// IIR_v
module IIR_v#(
    parameter DW = 16,FW = 15
)(
    input clk,rst_n,en,
    input signed [DW-1:0] din,
    output wire signed [DW-1:0] dout,
    input [31:0]index,
    output wire signed [DW+FW-1:0] dout_W
    );
Size: ~4,300 cells after synthesis, ~85 flip-flops, about 98 I/O pins, roughly 40,000 µm² of cells after synthesis.
Settings: LEC_CHECK=0, ABC_AREA=0, CAP_MARGIN=25, CORE_ASPECT_RATIO=0.91, CORE_MARGIN=2, CORE_UTILIZATION=21, CTS_CLUSTER_SIZE=85, GPL_ROUTABILITY_DRIVEN=1, GPL_TIMING_DRIVEN=1, MAX_ROUTING_LAYER=met4, PLACE_DENSITY_LB_ADDON=0.15, SLEW_MARGIN=20; clock period 21.5 ns.
run.sh (not shown) runs the stock make flow with config.mk's settings and CLKGATE_MAP_FILE=.
==> next run, changes <==
Settings changed: ABC_AREA 0 to unset, CAP_MARGIN 25 to 20, CORE_ASPECT_RATIO 0.91 to unset, CORE_UTILIZATION 21 to 40, CTS_CLUSTER_SIZE 85 to unset, GPL_ROUTABILITY_DRIVEN 1 to unset, GPL_TIMING_DRIVEN 1 to unset, MAX_ROUTING_LAYER met4 to unset, PLACE_DENSITY_LB_ADDON 0.15 to unset.
Clock period 21.5 ns to 13.4 ns, I/O delays scaled along.
Clock skew rose by 0.0036 ns.
Non-clock buffer count grows by 763.

* * *

Starting RTL as in the previous note.
export LEC_CHECK = 0
export CAP_MARGIN = 20
export CORE_MARGIN = 2
export CORE_UTILIZATION = 66
export CTS_CLUSTER_SIZE = 29
export PLACE_DENSITY_LB_ADDON = 0.0
export SETUP_SLACK_MARGIN = 1.84
export SLEW_MARGIN = 20
export TNS_END_PERCENT = 5
create_clock -name core_clock -period 7.43 [get_ports {clk}]
The starting point produced a layout that fails on setup timing.
Rerun with:
CORE_UTILIZATION = 64   (was 66)
CTS_CLUSTER_SIZE = not set   (was 29)
PLACE_DENSITY_LB_ADDON = not set   (was 0.0)
SETUP_SLACK_MARGIN = not set   (was 1.84)
TNS_END_PERCENT = not set   (was 5)
clock period = 17.4 ns   (was 7.43 ns; I/O delays follow)
After rerunning:
- The new run finished clean
- cell count decreases by about 16%
- critical path depth decreases by 6
- worst setup slack gets better by 5.9 ns
- wire length decreases by 21%
- global-route usage decreases by 7.2 points
- final area decreases by about 20%
- die size increases by about 3%
Rerun with:
CORE_UTILIZATION = 34   (was 64)
clock period = 13.4 ns   (was 17.4 ns; I/O delays follow)
Result: Clock skew came out lower by 0.011 ns. Setup slack is worse by 0.80 ns. Design area came out higher by about 20%. Cell count came out higher by about 30%. Area after synthesis stays the same.
Rerun with:
CORE_UTILIZATION = 72   (was 34)
SETUP_SLACK_MARGIN = -0.39   (was not set)
clock period = 4.84 ns   (was 13.4 ns; I/O delays follow)
The new run never finished: it broke off in global routing (5_1_grt) (GRT-0116).
Die size is lower by about 50%.
Area after synthesis does not change.
Synthesized cell count does not change.
Rerun with:
CORE_UTILIZATION = 66   (was 72)
SETUP_SLACK_MARGIN = not set   (was -0.39)
clock period = 10.1 ns   (was 4.84 ns; I/O delays follow)
Outcome: This time the run completed and failed the layout checks on setup timing. Die size climbs by 8.9%. Synthesized cell count does not change. Area after synthesis is unchanged.

* * *

## job 1417
Starting RTL as in the previous note.
Settings: LEC_CHECK=0, CAP_MARGIN=15, CORE_MARGIN=2, CORE_UTILIZATION=72, MAX_ROUTING_LAYER=met4, SLEW_MARGIN=20, TNS_END_PERCENT=5; clock period 12.6 ns.
Final checks on job 1417, whose flow otherwise completed, came back failing, citing setup timing.
> inputs changed (job 1417 -> job 396)
Settings: TNS_END_PERCENT removed (was 5); CTS_CLUSTER_SIZE newly set to 58; CORE_UTILIZATION changed from 72 to 65; CAP_MARGIN changed from 15 to 20; the clock period (ns, I/O delays scaled along) changed from 12.6 to 12.7.
==> results <==
Reported for job 1417 and job 396, number of levels in the clock H-tree turned out identical to the last digit. Cell area | job 396 vs job 1417 | job 396 larger. Cmp job 1417 and job 396 / count of buffers added by post-CTS timing repair for setup / higher: job 396. [job 396] path length in cells of the critical path fell 2 relative to job 1417. Job 1417 finished all stages; layout check result: FAIL, due to setup timing. Status job 396: flow complete, layout not clean - setup timing.
> inputs changed (job 396 -> job 770)
Settings: swapping 58 for 40 in CTS_CLUSTER_SIZE; clearing MAX_ROUTING_LAYER, which used to be met4; swapping 65 for 72 in CORE_UTILIZATION; swapping 12.7 for 11.3 in the clock period (ns, I/O delays scaled along).
## What came out
Status: job 770 FAILED at global routing (5_1_grt) (tool error). Reported for job 396 and job 770, count of state elements after synthesis turned out identical to the last digit. Relative to job 396, the total cell area at the placement stage of job 770 is higher by about 1.3%. Against job 396, job 770 reports a number of rows created at floorplan that is lower. Per the comparison of job 770 with job 396, number of resized instances in the post-cts repair step has increased; Yosys chip area now sits at about the same level. STATUS post-detailed-placement half-perimeter wirelength: job 770 loses against job 396. Starting density of the core for job 770: 7.5 points up relative to job 396. Of job 396 and job 770, the lower number of instances in the placed design belongs to job 770. The die size of job 770 falls short of that of job 396 by 6000 um^2. Re cts-stage hold buffer count: no difference whatsoever between job 396 and job 770.
Here is what was changed in the inputs of job 4710 compared with job 770.
Settings: CORE_UTILIZATION now 40, was 72; CTS_CLUSTER_SIZE no longer set, was 40; the clock period (ns, I/O delays scaled along) now 13.5, was 11.3.
==> results <==
- Job 4710 did not stop at any stage, and its layout met the timing, design-rule and antenna checks.
- Job 770 -> job 4710: core footprint increased by more than half
- Job 770 -> job 4710: number of flip-flops and latches in the synthesized netlist delta 0, exact match
- In job 4710 relative to job 770, number of gates given a new drive strength after cts had gone down by more than half.
- Job 4710 vs job 770, core utilization before placement went down by 33 points.
- Between job 770 and job 4710, post-CTS setup buffer count is lower for job 4710, job 770 comes in above that.
- Post-placement setup slack for job 4710: 1.40 ns up relative to job 770
- Looking only at placed wire-length estimate after detailed placement, and setting everything else aside, the lower value of job 770 and job 4710 goes to job 4710.
- As far as number of standard cells reported by yosys goes, job 4710 and job 770 are indistinguishable; the numbers are identical.
- Die size: job 4710 exceeds job 770
- Job 4710: instance area at placement 730 um^2 below job 770
Edits applied to the flow inputs when going from job 4710 to job 6060:
Settings: CORE_UTILIZATION: 40 -> 67; CTS_CLUSTER_SIZE: unset -> 100; ABC_AREA: unset -> 1; CTS_CLUSTER_DIAMETER: unset -> 346; CORE_ASPECT_RATIO: unset -> 0.5; TNS_END_PERCENT: unset -> 15; HOLD_SLACK_MARGIN: unset -> -0.03.
Notes after the runs:
- Relative to job 4710, area fraction in full adders, half adders and majority gates decreased by 3.6 points in job 6060.
- Looking at first-pass iteration count of the detailed router, job 6060 sits 2 above job 4710.
- Job 6060 against job 4710: number of well taps decreased by 462 relative to the old numbers, achievable frequency +0.55%.
- Of job 6060 and job 4710, the higher y dimension of the die belongs to job 4710.
- Job 4710 -> job 6060: non-clock buffer count decreased by more than half
- [job 6060] wire length per cell after detailed routing rose 3.6 um relative to job 4710
Edits applied to the flow inputs when going from job 6060 to job 2498:
Settings: CTS_CLUSTER_DIAMETER: 346 -> unset; HOLD_SLACK_MARGIN: -0.03 -> unset; TNS_END_PERCENT: 15 -> unset; ABC_AREA: 1 -> unset; CTS_CLUSTER_SIZE: 100 -> unset; CORE_ASPECT_RATIO: 0.5 -> unset; CORE_UTILIZATION: 67 -> 25; the clock period (ns, I/O delays scaled along): 13.5 -> 17.4.
Results
- The total number of sequential cells of job 2498 and that of job 6060 are within noise of each other.
- Met2 capacity usage during global routing delta for job 2498 relative to job 6060: 42 points lower
- Taking job 2498 over job 6060, the via total after detailed routing ratio works out to 0.812.
- When job 2498 is set beside job 6060, its number of standard cells after synthesis turns out to be about 16% smaller.
- Compared with job 6060, job 2498 shows site row count higher by 81.
- Job 2498 vs job 6060 — met3 track utilization from global routing dropped 12 points.
- Taking job 6060 as the reference, in job 2498 ratio of final minimum period to clock period shrank by 4.0 points; clock-buffer cell count shrank by 1.
- Job 6060 was larger in final cell area than job 2498.
- Number of antenna violations at the first check in global routing in job 2498 vs job 6060: down 4

* * *

Starting RTL as in the previous note.
export LEC_CHECK = 0
export CAP_MARGIN = 15
export CORE_MARGIN = 2
export CORE_UTILIZATION = 72
export MAX_ROUTING_LAYER = met4
export PLACE_DENSITY = 0.36
export SLEW_MARGIN = 20
export TNS_END_PERCENT = 5
create_clock -name core_clock -period 12.6 [get_ports {clk}]
The baseline completed, yet does not pass: negative setup slack.
==> next run, changes <==
- CAP_MARGIN: 15 -> 20
- CORE_UTILIZATION: 72 -> 65
- PLACE_DENSITY: 0.36 -> unset
Effect: The new run completed, yet does not pass: negative setup slack; first-iteration DRC count falls by 22%; non-clock buffer count is higher by 48; die area is higher by 11%; setup slack improved by 0.17 ns; final cell count grows by 2.3%; via count is lower by 6.3%.
==> next run, changes <==
- CORE_UTILIZATION: 65 -> 66
- MAX_ROUTING_LAYER: met4 -> unset
- PLACE_DENSITY_LB_ADDON: unset -> 0.0
- clock period: 12.6 -> 7.43 ns (I/O delays scaled with it)
Result:
- The changed run produced a layout that fails on negative setup slack
- final area increases by about 2%
- worst setup slack is worse by 4.1 ns
- die size decreases by about 1.5%
- non-clock buffer count increases by 76
- worst hold slack is worse by 0.035 ns
==> next run, changes <==
- CORE_UTILIZATION: 66 -> 72
- CTS_CLUSTER_SIZE: unset -> 29
- SETUP_SLACK_MARGIN: unset -> 1.84
This time the run failed in global routing (5_1_grt) with GRT-0116.
Synthesized area stays the same.
Die area drops by 8.2%.
Synthesized cell count stays the same.

* * *

IIR_v again, from the RTL that the note above started with.
make LEC_CHECK=0 CAP_MARGIN=20 CORE_MARGIN=2 CORE_UTILIZATION=71 CTS_CLUSTER_DIAMETER=235 CTS_CLUSTER_SIZE=48 SLEW_MARGIN=20 finish   # period 12.5 ns
The first run completed, yet does not pass: setup timing.
Change:
Settings changed: CORE_UTILIZATION 71 to 72, CTS_CLUSTER_DIAMETER 235 to unset, PLACE_DENSITY_LB_ADDON set to 0.22.
The new run died in 5_1_grt on GRT-0116.
Synthesized area does not change.
Die size goes down by 1.4%.
Synthesized cell count does not change.
Change:
Settings changed: CTS_CLUSTER_DIAMETER set to 89, CTS_CLUSTER_SIZE 48 to unset, PLACE_DENSITY_LB_ADDON 0.22 to 0.01, SETUP_SLACK_MARGIN set to 1.13.
Clock period 12.5 ns to 4.84 ns, I/O delays scaled along.
The changed run ended with an error in 5_1_grt on GRT-0116.
Die area is unchanged.
Area after synthesis stays the same.
Synthesized cell count stays the same.
